==> run a: inputs <==
## ArbTop
module ArbTop #(
    parameter   FIFO_DEPTH = 8,
    parameter   WIDTH = 64
)(
    input                       CLK,
    input                       ASynReset_N,
    input                       i_DataValid_A, i_DataValid_B, i_DataValid_C,
    input       [WIDTH-1:0]     i_DataIn_A,    i_DataIn_B,    i_DataIn_C,
    input                       i_DataGrant_D,
    output wire                 o_DataValid_D,
    output wire [WIDTH-1:0]     o_DataOut_D,
    output wire                 o_DataGrant_A, o_DataGrant_B, o_DataGrant_C
);
wire                SynReset_N;
wire  [2:0]         arb_req, arb_grant;
wire                PassA_DataVld, PassB_DataVld, PassC_DataVld;
wire  [WIDTH-1:0]   PassA_Data,    PassB_Data,    PassC_Data;
assign {o_DataGrant_C, o_DataGrant_B, o_DataGrant_A} = arb_grant;
assign o_DataValid_D = (PassA_DataVld || PassB_DataVld || PassC_DataVld);
assign o_DataOut_D = PassA_DataVld ? PassA_Data :
                     PassB_DataVld ? PassB_Data :
                     PassC_DataVld ? PassC_Data :
                     0;
RstGen u_RstGen(
    .clk        ( CLK           ),
    .asrst_n    ( ASynReset_N   ),
    .srst_n     ( SynReset_N    )
);
RoundRobinArbiter u_RoundRobinArbiter(
    .clk        ( CLK           ),
    .asrst      ( ~SynReset_N   ),
    .en         ( i_DataGrant_D ),
    .req_vld    ( arb_req       ),
    .o_grant    ( arb_grant     )
);
SyncFIFO_Bypass #(
  ...
clock: 7.2 ns
lec_check: 0
cap_margin: 15
cell_pad_in_sites_detail_placement: 2
core_aspect_ratio: 0.74
core_margin: 2
core_utilization: 72
cts_cluster_size: 51
gpl_routability_driven: 1
place_density_lb_addon: 0.14
setup_slack_margin: -0.67
slew_margin: 20
tns_end_percent: 35
run.sh (not shown) runs the stock make flow with config.mk's settings and CLKGATE_MAP_FILE=.
==> inputs of run b, as changes to run a <==
- ABC_AREA: not set -> 0
- CAP_MARGIN: 15 -> 20
- CORE_ASPECT_RATIO: 0.74 -> not set
- CORE_UTILIZATION: 72 -> 40
- CTS_CLUSTER_SIZE: 51 -> not set
- GPL_ROUTABILITY_DRIVEN: 1 -> not set
- MAX_ROUTING_LAYER: not set -> met4
- MIN_ROUTING_LAYER: not set -> met2
- PLACE_DENSITY_LB_ADDON: 0.14 -> not set
- SETUP_SLACK_MARGIN: -0.67 -> not set
- TNS_END_PERCENT: 35 -> not set
==> flow/constraint.sdc (replaced) <==
create_clock -name core_clock -period 4.05 [get_ports {CLK}]
set_input_delay 0.8100 -clock core_clock [delete_from_list [all_inputs] [get_ports {CLK}]]
set_output_delay 0.8100 -clock core_clock [all_outputs]
set_load 0.01 [all_outputs]
==> inputs of run c, as changes to run a <==
- CAP_MARGIN: 15 -> 40
- CELL_PAD_IN_SITES_DETAIL_PLACEMENT: 2 -> not set
- CORE_ASPECT_RATIO: 0.74 -> 0.9
- CTS_CLUSTER_DIAMETER: not set -> 396
- CTS_CLUSTER_SIZE: 51 -> 17
- GPL_ROUTABILITY_DRIVEN: 1 -> not set
- PLACE_DENSITY_LB_ADDON: 0.14 -> 0.0
- SETUP_SLACK_MARGIN: -0.67 -> 0.79
- TNS_END_PERCENT: 35 -> 10
==> flow/constraint.sdc (replaced) <==
create_clock -name core_clock -period 2.74 [get_ports {CLK}]
set_input_delay 0.5480 -clock core_clock [delete_from_list [all_inputs] [get_ports {CLK}]]
set_output_delay 0.5480 -clock core_clock [all_outputs]
set_load 0.01 [all_outputs]
==> notes <==
Run c finished with negative setup slack left. Run b produced a layout that fails on negative setup slack. Run a never finished: it broke off in 3_5_place_dp. Between run b and run c, the lower non-clock buffer count is in run b (gap 242). Against run c, the final cell count of run b is larger by about 15%. Of run b and run c, run b has the higher clock power (gap about 5%, measured against run c). Register-to-register slack: run c is lower than run b (610 ps). Against run b, the cell area of run c is larger by about 2%. Die size, lowest first: run c, run a, run b. First-iteration DRC count: run c is lower than run b (about 40%). Of run b and run c, run c has the higher sequential power (gap 32%, measured against run c). Of run c and run b, run c has the higher critical path depth (gap 1). In flip-flop count, run c and run b do not differ.
==> figures <==
	run b	run c	run a
Design Power	34.18 mW	44.52 mW	-
Total wire length after detailed routing	180700 um	157700 um	-
Sequential logic power	16.8 mW	24.7 mW	-
Sort of element at the start of the critical path	flip-flop	flip-flop	-
Total number of H-tree levels	4	3	-
Number of design-rule violations left by the first detailed-router iteration	9614	5544	-
Met2 Routed Length	91550 um	73590 um	-
Number of clock buffer instances in the layout	209	162	-
Status	finished with violations	finished with violations	did not finish
Last stage reached	-	-	3_5_place_dp
Reasons for failing layout checks	negative setup slack	negative setup slack	-
Number of setup violations in the final report	9	96	-
Top pwr grp	sequential cells	sequential cells	-
Hold slack final	189.7 ps	93.69 ps	-
Clock input transition at the sequential cells of the worst setup and hold paths	70 ps	90 ps	-
Logic area	12330 sq um	13820 sq um	-
Non-filler instance count after layout	5217	4542	-
Number of setup buffers added after CTS	5	52	-
Number of hold buffers added after CTS	0	0	-
Final weighted congestion in routability-driven placement	0.9696	0.9101	0.9289
Root Buffer Master	clkbuf_16	clkbuf_16	-
Clock buffer count from CTS	142	90	-
Register share of the cell area	62.24%	61.05%	-
Depth of the worst register-to-register path	6	13	-
No activity file was given, so power comes from the tool's default toggle rates.
